==> run a <==
Design top, start of the top module:
module top(
  input clk,
  input rst_n,
  input din_rx,
  output dout_tx_s1,
  output dout_tx_s2,
  output [31:0] addr_tx_s1,
  output [31:0] addr_tx_s2
    );
clock: 5.0 ns
lec_check: 0
abc_area: 0
cap_margin: 5
cell_pad_in_sites_detail_placement: 2
cell_pad_in_sites_global_placement: 2
core_margin: 3
core_utilization: 40
cts_cluster_size: 36
gpl_routability_driven: 1
gpl_timing_driven: 0
hold_slack_margin: -0.01
min_routing_layer: met1
place_density_lb_addon: 0.11
setup_slack_margin: 1.21
slew_margin: 30
tns_end_percent: 85
run.sh (not shown) runs the stock make flow with config.mk's settings and CLKGATE_MAP_FILE=.
==> run b (differences from run a) <==
ABC_AREA = default   (was 0)
CAP_MARGIN = 20   (was 5)
CELL_PAD_IN_SITES_DETAIL_PLACEMENT = default   (was 2)
CELL_PAD_IN_SITES_GLOBAL_PLACEMENT = default   (was 2)
CORE_MARGIN = 2   (was 3)
CORE_UTILIZATION = 22   (was 40)
CTS_CLUSTER_SIZE = default   (was 36)
GPL_ROUTABILITY_DRIVEN = default   (was 1)
GPL_TIMING_DRIVEN = default   (was 0)
HOLD_SLACK_MARGIN = default   (was -0.01)
MIN_ROUTING_LAYER = default   (was met1)
PLACE_DENSITY = 0.6   (was default)
PLACE_DENSITY_LB_ADDON = default   (was 0.11)
SETUP_SLACK_MARGIN = default   (was 1.21)
SLEW_MARGIN = 20   (was 30)
TNS_END_PERCENT = default   (was 85)
==> flow/constraint.sdc (replaced) <==
create_clock -name core_clock -period 4.09 [get_ports {clk}]
set_input_delay 0.8180 -clock core_clock [delete_from_list [all_inputs] [get_ports {clk}]]
set_output_delay 0.8180 -clock core_clock [all_outputs]
set_load 0.01 [all_outputs]
==> comparison table <==
quantity                                      run b     run a
Run status         no timing/DRC/antenna violations  no timing/DRC/antenna violations
Area Growth Syn to Fin                        18.5%     18.4%
Height of the die                            294 um    221 um
Clock buffer count in the final layout           67        84
Worst hold stages                                 2         1
Aggregate global-route resource usage         0.101     0.264
Max rail drop VDD                            265 uV    230 uV
Type of the worst setup path                reg2reg    in2reg
Global routing usage on met3                 0.0171    0.0425
Clk latency late pin                        0.59 ns   0.60 ns
Inserted Clock Buffers                           50        53
Number of global-route vias before repair     13200     17200
Non-clk bufs                                     83       199
Hold Slack                                 0.444 ns  0.455 ns

* * *

==> build 28: inputs <==
top again, from the RTL that the note above started with.
export LEC_CHECK = 0
export ABC_AREA = 1
export CAP_MARGIN = 10
export CORE_MARGIN = 2
export CORE_UTILIZATION = 70
export CTS_CLUSTER_DIAMETER = 28
export HOLD_SLACK_MARGIN = -0.07
export SETUP_SLACK_MARGIN = 0.58
export SLEW_MARGIN = 20
create_clock -name core_clock -period 2.27 [get_ports {clk}]
==> trial 60 (differences from build 28) <==
==> flow/config.mk (replaced) <==
export PLATFORM = sky130hd
export DESIGN_NAME = top
export DESIGN_NICKNAME = top
export VERILOG_FILES = /design/flow/design.v
export SDC_FILE = /design/flow/constraint.sdc
export NUM_CORES = 4
export LEC_CHECK = 0
export CAP_MARGIN = 20
export CORE_MARGIN = 2
export CORE_UTILIZATION = 72
export CTS_CLUSTER_DIAMETER = 205
export CTS_CLUSTER_SIZE = 35
export SETUP_SLACK_MARGIN = 1.31
export SLEW_MARGIN = 20
==> flow/constraint.sdc (replaced) <==
create_clock -name core_clock -period 4.42 [get_ports {clk}]
set_input_delay 0.8840 -clock core_clock [delete_from_list [all_inputs] [get_ports {clk}]]
set_output_delay 0.8840 -clock core_clock [all_outputs]
set_load 0.01 [all_outputs]
==> comparison table <==
| item | build 28 | trial 60 |
|---|---|---|
| Die boundary height | 173 µm | 164 µm |
| Routability cong. | 0.870 | 0.857 |
| Run status | stopped before the end | complete, no violations |
| Stage where the flow stopped | 5_1_grt | - |
| Number of resized instances in the post-cts repair step | 262 | 20 |
| Post-synthesis cell count | 2679 | 1982 |
| Xor/xnor share of the synthesized area | 0.00829 | 0.00969 |
| HPWL Detailed | 34900 µm | 25900 µm |
| # Cells Yosys | 2679 | 1982 |
| Placed cells | 3085 | 2265 |
| Adder and majority gate portion of the synthesized area | 0.0212 | 0.0230 |
| Combined area of all synthesized cells | 0.0201 mm² | 0.0185 mm² |
| Top-count cell post-synth | sky130_fd_sc_hd__nand2_1 | sky130_fd_sc_hd__dfxtp_1 |
| Aoi/oai-family share of the synthesized area | 0.173 | 0.165 |
| Core region area | 0.0280 mm² | 0.0252 mm² |

* * *

==> try-quartz <==
==> flow/design.v <==
`timescale 1ns / 1ps
module receiver #(parameter clks_per_bit = 50)(
  input clk,
  input rst_n,
  input din,
  output reg [7:0] dout,
  output reg valid
    );
  reg [3:0] state;
  reg [13:0] counter1;
  reg [3:0] counter2;
  parameter IDLE = 3'b000;
  parameter START_BIT = 3'b001;
  parameter DATA_BIT = 3'b010;
  parameter STOP_BIT = 3'b011;
  always @(posedge clk) begin
  if(!rst_n) begin
    dout <= 0;
    valid <= 0;
    state <= 0;
    counter1 <= 0;
    counter2 <= 0;
  end
  else
  case(state)
  IDLE: begin
    counter1 <= 0;
    counter2 <= 0;
    valid <= 1'b0;
    if(din == 1'b0) begin
      state <= START_BIT;
    end
    else begin
      state <= IDLE;
    end  
  end
  START_BIT: begin
    if(counter1 < clks_per_bit/2) begin
      counter1 <= counter1+1;
      state <= START_BIT; 
    end
    else begin
      counter1 <= 0;
      state <= DATA_BIT;
    end
  end
  DATA_BIT: begin
    if(counter1 <= clks_per_bit)begin
      counter1 <= counter1+1;
      state <= DATA_BIT;
    end
    else begin
      counter1 <= 0;
      if(counter2 <= 4'b0111)begin
        dout[counter2] <= din;
        counter2 <= counter2+1;
      end
      else begin
        counter2 <= 0;
        state <= STOP_BIT;
      end
    end
  end
  STOP_BIT: begin
  if (din == 1'b1) begin
    if(counter1 <= clks_per_bit)begin
      valid <= 1'b0;
      counter1 <= counter1+1;
      state <= STOP_BIT;
    end
    else begin
      valid <= 1'b1;
      state <= IDLE;
    end
  end
  else begin
    state <= STOP_BIT;
  end
 end 
  endcase
  end  
endmodule
`timescale 1ns / 1ps
module transmitter #(parameter clks_per_bit = 50)(
  input clk,
  input rst_n,
  input valid,
  input [7:0] din,
  output reg dout,
  output reg done,
  output reg tx_busy,
  output reg valid_test
    );
  reg [3:0] state;
  reg [13:0] counter1;
  reg [3:0] counter2;
  reg [7:0] r_din;
  parameter IDLE = 3'b000;
  parameter START_BIT = 3'b001;
  parameter DATA_BIT = 3'b010;
  parameter STOP_BIT = 3'b011;
  always @(posedge clk) begin
    if(!rst_n) begin
      dout <= 0;
      done <= 0;
      tx_busy <= 0;
      valid_test <= 0;
      state <= 0;
      counter1 <= 0;
      counter2 <= 0;
      r_din <= 0;
    end
    else
    case (state)
    IDLE: begin
      counter2 <= 0;
      dout <= 1'b1;
      counter1 <= 0;
      done <= 0;
      valid_test = 0;
        if(valid) begin 
          state <= START_BIT;
          r_din <= din;
          tx_busy <= 1;
        end
        else begin
          state <= IDLE;
        end 
    end   
    START_BIT: begin
      if(counter1 <= clks_per_bit-1) begin
        counter1 <= counter1 + 1;
        state <= START_BIT;
      end
      else begin
        dout <= 1'b0;
        counter1 <= 0;
        state <= DATA_BIT;
      end
    end
    DATA_BIT: begin
      if(counter1 <= clks_per_bit-1) begin
        counter1 <= counter1 + 1;
        state <= DATA_BIT; 
      end 
      else begin
        counter1 <= 0;
        if(counter2 <= 4'b0111) begin
            dout <= r_din[counter2];
            counter2 <= counter2 + 1;
            state <= DATA_BIT;
          end 
          else begin
            counter2 <= 0;
            state <= STOP_BIT;
          end
      end        
    end    
    STOP_BIT: begin
      if(counter1 <= clks_per_bit-1) begin
        dout <= 1'b1;
        counter1 <= counter1 + 1;
        done <= 1'b0; 
        state <= STOP_BIT;
      end
      else begin
        counter1 <= 0;
        done <= 1'b1; 
        state <= IDLE;
        tx_busy <= 0;
      end
    end
    endcase  
  end  
endmodule
`timescale 1ns / 1ps
module connection_receiver_master(
  input clk,
  input rst_n,
  input valid_tx,
  input [7:0] dout,
  input pready,
  output reg [1:0] pselx_m,
  output reg [31:0] pwdata_m,
  output reg [31:0] paddr_m,
  output reg pwrite_m,
  output reg valid
    );
  reg [2:0] state;
  reg [2:0] count1;
  reg [2:0] count2;
  parameter IDLE = 3'b000;
  parameter SEL = 3'b001;
  parameter WR_EN = 3'b010;
  parameter DATA = 3'b011;
  parameter ADDR = 3'b100;
  parameter WAIT = 3'b101;
always @(posedge clk) begin
if(!rst_n) begin
  pselx_m <= 0;
  pwdata_m <= 0;
  paddr_m <= 0;
  pwrite_m <= 0;
  valid <= 0;
  state <= 0;
  count1 <= 0;
  count2 <= 0;
end
else
case(state)
IDLE: begin
  pselx_m <= 0;
  pwdata_m <= 0;
  paddr_m <= 0;
  pwrite_m <= 0;
  valid <= 0;
  count1 <= 0;
  count2 <= 0; 
  state <= SEL;           
end
SEL: begin
  if(valid_tx == 1'b1) begin
    pselx_m <= dout[1:0];
    state <= WR_EN;
  end
  else
    state <= SEL;
end
WR_EN: begin
  if(valid_tx == 1'b1)begin
    pwrite_m <= dout[0];
    state <= DATA; 
  end
  else
    state <= WR_EN;  
end
DATA: begin
  if(valid_tx == 1'b1) begin 
    if(count1 < 3)begin
      pwdata_m[32-(count1*8)-1 -:8] <= dout;
      count1 <= count1+1;
      state <= DATA;  
    end else begin
      pwdata_m[32-(count1*8)-1 -:8] <= dout;
      count1 <= 0;
      state <= ADDR;  
    end
  end
end
ADDR: begin
  if(valid_tx == 1'b1) begin
    if(count2 < 3)begin
      paddr_m[32-(count2*8)-1 -:8] <= dout;
      count2 <= count2+1; 
      state <= ADDR;
      valid <= 1'b0;
    end else begin
      paddr_m[32-(count2*8)-1 -:8] <= dout;
      count2 <= 0;
      valid <= 1'b1;
      state <= WAIT;      
    end
  end 
 end
WAIT: begin
    valid <= 0;
    if(pready) begin
      state <= IDLE;
    end
end 
endcase
end   
endmodule
`timescale 1ns / 1ps
module apb_master(
  input pclk,
  input prst_n,
  input pwrite_m,
  input [31:0] pwdata_m,
  input [31:0] paddr_m,
  input [1:0] pselx_m,
  input pready,  
  input valid,
  output pwrite_s,
  output [1:0] pselx_s,
  output reg penable,
  output [31:0] paddr_s,
  output [31:0] pwdata_s
    );
  reg [31:0] paddr_reg;
  reg pwrite_reg;
  reg [31:0] pwdata_reg;
  reg [1:0] pselx_reg;
  parameter IDLE = 2'b00;
  parameter SETUP = 2'b01;
  parameter ACCESS = 2'b10;
  reg [1:0] state;
always @(posedge pclk) begin
if(!prst_n) begin
  paddr_reg <= 0;
  pwrite_reg <= 0;
  pwdata_reg <= 0;
  pselx_reg <= 0;
  penable <= 0;
  state <= IDLE;
end
else
case(state)
IDLE: begin
  pselx_reg <= 0;
  penable <= 0;
    if(valid)begin
      state <= SETUP;
    end
    else
    state <= IDLE;
end
SETUP: begin
  pselx_reg <= pselx_m;
  penable <= 1'b0;
  state <= ACCESS;
end
ACCESS: begin
    penable <= 1'b1;
    if(pwrite_m == 1) begin   
      paddr_reg <= paddr_m;
      pwrite_reg <= pwrite_m;
      pwdata_reg <= pwdata_m;
    end
    if(pready) begin
     state <= IDLE;
     penable <= 1'b0;
    end
    else begin
      state <= ACCESS;
    end
end
endcase
end
  assign paddr_s = paddr_reg;
  assign pwrite_s = pwrite_reg;
  assign pwdata_s = pwdata_reg;
  assign pselx_s = pselx_reg;
endmodule
module demux_slave(
  input clk,
  input [1:0] sel,
  input [31:0] data,
  input [31:0] addr,
  output [65:0] psel_s1,
  output [65:0] psel_s2
);
assign psel_s1 = (sel == 2'b10)? {data, sel, addr} : 66'd0;
assign psel_s2 = (sel == 2'b01)? {data, sel, addr} : 66'd0;
endmodule
module mux_pready(
  input clk,
  input rst_n,
  input [1:0] sel,
  input pready_mas1,
  input pready_mas2,
  output reg pready
  );
  always @(posedge clk) begin
    if (!rst_n)
        pready <= 0;
    else if (sel == 2'b10)
        pready <= pready_mas1;
    else
        pready <= pready_mas2;
  end
  endmodule
module slave(
input penable,
input [31:0] pwdata_in,
input clk,
input rst_n,
input [1:0] psel,
input pready_tr_in,
input pwrite,
input [31:0] addr,
output reg [31:0] pwdata_out,
output reg valid_fsm,
output reg pready_out,
output reg [31:0] addr_out
);
reg [1:0] state;
  parameter IDLE = 2'b00;
  parameter NEXT = 2'b01;
  parameter WAIT_FOR_COMPLETION = 2'b10;
  parameter CLEANUP = 2'b11;
always @(posedge clk) begin
  if(!rst_n) begin
    pwdata_out <= 0;
    valid_fsm <= 0;
    pready_out <= 0;
    addr_out <= 0;
    state <= IDLE;
  end
  else
  case (state) 
  IDLE: begin
    pwdata_out <= 0;
    valid_fsm <= 0;
    pready_out <= 0;
    addr_out <= 0; 
      if(penable == 1'b1) begin
        state <= NEXT;
      end
   end   
  NEXT: begin   
          if(pwrite == 1'b1) begin
            pwdata_out <= pwdata_in;
            addr_out <= addr;
            valid_fsm <= 1'b1;
            pready_out <= 1'b1;  
            state <= WAIT_FOR_COMPLETION;
          end  
  end
  WAIT_FOR_COMPLETION: begin
        if (pready_out)
          state <= CLEANUP;  
  end
  CLEANUP: begin
     valid_fsm <= 1'b0;
     pready_out <= 0;
     state <= IDLE;
  end
  endcase
end    
endmodule
module connection_slave2_transmitter(
  input [31:0] data_in_s,
  input clk,
  input rst_n,
  input valid_fsm_s,
  input done,
  input tx_busy,
  input [31:0] addr_s,
  output reg valid,
  output reg [7:0] data_out,
  output reg pready_slave,
  output reg [31:0] addr_out
    );
   reg [3:0] counter;
   reg [1:0] state;
    always @(posedge clk) begin
      if(!rst_n) begin
        valid <= 0;
        data_out <= 0;
        pready_slave <= 0;
        addr_out <= 0;
        counter <= 0;
        state <= 0;
      end
      else
      case(state)
        0: begin
          valid <= 1'b0;
          pready_slave <= 1'b0;
          if(valid_fsm_s) begin
            state <= 1;
          end
          else begin
            state <= 0;
          end
        end
        1: begin
          addr_out <= addr_s;
          if(counter < 3) begin
            data_out <= data_in_s[32-(counter*8)-1 -:8];
            counter <= counter+1; 
            valid <= 1'b1;
            state <= 2;
          end
          else begin
            data_out <= data_in_s[32-(counter*8)-1 -:8];
            counter <= 0; 
            state <= 0;
          end
        end
        2: begin
          valid <= 1'b0;
          if(done) begin
            pready_slave <= 1'b1;
            state <= 1;
          end
          else begin
            state <= 2;
            pready_slave <= 1'b0;
          end
        end
       endcase      
    end
endmodule
`timescale 1ns / 1ps
module top(
  input clk,
  input rst_n,
  input din_rx,
  output dout_tx_s1,
  output dout_tx_s2,
  output [31:0] addr_tx_s1,
  output [31:0] addr_tx_s2
    );
  wire [7:0] dout_rx;
  wire valid_rx;
  wire [1:0] sel;
  wire [31:0] data;
  wire [31:0] addr_rx;
  wire en;
  wire valid_master;
  wire penable;
  wire pwrite_slave;
  wire pready_fsm;
  wire [1:0] psel_slave;
  wire pready_master;
  wire valid_slave;
  wire [31:0] addr_slave;
  wire test_valid;
  wire [31:0] din_tx;
  wire [31:0] data_fsm1;
  wire [31:0] data_fsm2;
  wire valid_fsm_s1;
  wire valid_fsm_s2;
  wire valid_tx;
  wire [7:0] data_tx;
  wire dout_tx_in;
  wire done;
  wire [31:0] addr_fsm1;
  wire [31:0] addr_fsm2;
  wire tx_busy;
  wire [65:0] psel_slave1;
  wire [65:0] psel_slave2;
  wire valid_tx2;
  wire [7:0] data_tx2;
  wire done2;
  wire tx_busy2;
  wire pready_fsm2;
  wire pready_fsm1;
  wire pready_fsm_mas;
  receiver dut0(
  .clk(clk),
  .rst_n(rst_n),
  .din(din_rx),
  .dout(dout_rx),
  .valid(valid_rx)
  );
  connection_receiver_master dut1(
  .clk(clk),
  .rst_n(rst_n),
  .valid_tx(valid_rx),
  .dout(dout_rx),
  .pselx_m(sel),
  .pwdata_m(data),
  .paddr_m(addr_rx),
  .pwrite_m(en),
  .pready(pready_fsm_mas),
  .valid(valid_master)
  );
  apb_master dut2(
  .pclk(clk),
  .prst_n(rst_n),
  .pwrite_m(en),
  .pwdata_m(data),
  .paddr_m(addr_rx),
  .pselx_m(sel),
  .pready(pready_fsm_mas),
  .valid(valid_master),
  .pwrite_s(pwrite_slave),
  .pselx_s(psel_slave),
  .penable(penable),
  .paddr_s(addr_slave),
  .pwdata_s(din_tx)
  );
  demux_slave dut3(
  .clk(clk),
  .sel(psel_slave),
  .data(din_tx),
  .addr(addr_slave),
  .psel_s1(psel_slave1),
  .psel_s2(psel_slave2)
  );
  mux_pready dut4(
  .clk(clk),
  .rst_n(rst_n),
  .sel(psel_slave),
  .pready(pready_fsm_mas),
  .pready_mas1(pready_fsm1),
  .pready_mas2(pready_fsm2)
  );
  slave dut5 (
  .penable(penable),
  .pwdata_in(psel_slave1[65:34]),
  .clk(clk),
  .rst_n(rst_n),
  .addr(psel_slave1[31:0]),
  .psel(psel_slave1[33:32]),
  .pready_tr_in(),
  .pwdata_out(data_fsm1),
  .valid_fsm(valid_fsm_s1),
  .pready_out(),
  .pwrite(pwrite_slave),
  .addr_out(addr_fsm1)
  );
  slave dut6 (
  .penable(penable),
  .pwdata_in(psel_slave2[65:34]),
  .clk(clk),
  .rst_n(rst_n),
  .addr(psel_slave2[31:0]),
  .psel(psel_slave2[33:32]),
  .pready_tr_in(),
  .pwdata_out(data_fsm2),
  .valid_fsm(valid_fsm_s2),
  .pready_out(),
  .pwrite(pwrite_slave),
  .addr_out(addr_fsm2)
  );
  connection_slave2_transmitter dut7(
  .data_in_s(data_fsm1),
  .clk(clk),
  .rst_n(rst_n),
  .addr_s(addr_fsm1),
  .valid_fsm_s(valid_fsm_s1),
  .valid(valid_tx),
  .data_out(data_tx),
  .done(done),
  .addr_out(addr_tx_s1),
  .tx_busy(tx_busy),
  .pready_slave(pready_fsm1)
    );
  connection_slave2_transmitter dut8(
  .data_in_s(data_fsm2),
  .clk(clk),
  .rst_n(rst_n),
  .addr_s(addr_fsm2),
  .valid_fsm_s(valid_fsm_s2),
  .valid(valid_tx2),
  .data_out(data_tx2),
  .done(done2),
  .addr_out(addr_tx_s2),
  .tx_busy(tx_busy2),
  .pready_slave(pready_fsm2)
    );    
  transmitter dut9(
  .clk(clk),
  .rst_n(rst_n),
  .valid(valid_tx),
  .din(data_tx),
  .dout(dout_tx_s1),
  .valid_test(),
  .tx_busy(tx_busy),
  .done(done)
  );
  transmitter dut10(
  .clk(clk),
  .rst_n(rst_n),
  .valid(valid_tx2),
  .din(data_tx2),
  .dout(dout_tx_s2),
  .valid_test(),
  .tx_busy(tx_busy2),
  .done(done2)
  );
endmodule
==> flow/run.sh <==
#!/bin/bash
# the make line also repeats each setting of config.mk as NAME=value (left out here)
make -C /OpenROAD-flow-scripts/flow DESIGN_CONFIG=/design/flow/config.mk WORK_HOME=/design/flow/orfs CLKGATE_MAP_FILE= finish
==> flow/config.mk <==
export PLATFORM = sky130hd
export DESIGN_NAME = top
export DESIGN_NICKNAME = top
export VERILOG_FILES = /design/flow/design.v
export SDC_FILE = /design/flow/constraint.sdc
export NUM_CORES = 4
export LEC_CHECK = 0
export ABC_AREA = 1
export CAP_MARGIN = 20
export CELL_PAD_IN_SITES_DETAIL_PLACEMENT = 2
export CELL_PAD_IN_SITES_GLOBAL_PLACEMENT = 2
export CORE_ASPECT_RATIO = 1.15
export CORE_MARGIN = 2
export CORE_UTILIZATION = 68
export CTS_CLUSTER_DIAMETER = 53
export CTS_CLUSTER_SIZE = 21
export PLACE_DENSITY = 0.6
export SLEW_MARGIN = 40
==> flow/constraint.sdc <==
create_clock -name core_clock -period 5.0 [get_ports {clk}]
set_input_delay 1.0000 -clock core_clock [delete_from_list [all_inputs] [get_ports {clk}]]
set_output_delay 1.0000 -clock core_clock [all_outputs]
set_load 0.01 [all_outputs]
==> try-yarrow: changes against try-quartz <==
- CELL_PAD_IN_SITES_DETAIL_PLACEMENT: 2 -> unset
- CELL_PAD_IN_SITES_GLOBAL_PLACEMENT: 2 -> unset
- CORE_ASPECT_RATIO: 1.15 -> unset
- CTS_CLUSTER_DIAMETER: 53 -> unset
- CTS_CLUSTER_SIZE: 21 -> 98
- SLEW_MARGIN: 40 -> 20
==> flow/constraint.sdc (replaced) <==
create_clock -name core_clock -period 2.83 [get_ports {clk}]
set_input_delay 0.5660 -clock core_clock [delete_from_list [all_inputs] [get_ports {clk}]]
set_output_delay 0.5660 -clock core_clock [all_outputs]
set_load 0.01 [all_outputs]
==> notes <==
try-yarrow ran to the end with violations: setup timing. try-quartz ended with an error in global placement without I/O (GPL-0301). Synthesized cell count is the same in try-yarrow and try-quartz. In synthesized area, try-quartz and try-yarrow do not differ. In die area, try-yarrow and try-quartz hardly differ.
==> figures <==
	try-yarrow	try-quartz
Count of standard-cell rows	62	67
Floorplan-stage core utilization	69.6%	69.0%
Die y size	176 um	188 um
Post-Syn Instances	2,679	2,679
Post-synth regs	483	483
Total core area	28,900 um^2	29,100 um^2
Yosys cell count	2,679	2,679
Post-Syn Area	20,100 um^2	20,100 um^2
Dominant register cell	sky130_fd_sc_hd__dfxtp_1	sky130_fd_sc_hd__dfxtp_1
Async set-or-reset flop fraction in the synthesized netlist	0%	0%
Total nets after synthesis	2,716	2,716
Overall chip area	30,900 um^2	30,900 um^2
Netlist cell types	53	53
X dimension of the die	176 um	164 um
Outcome	failed layout checks	aborted with a tool error
Failing step	-	global placement without I/O
Violated checks	setup timing	-
Area share of and-or/or-and cells after synthesis	17.3%	17.3%
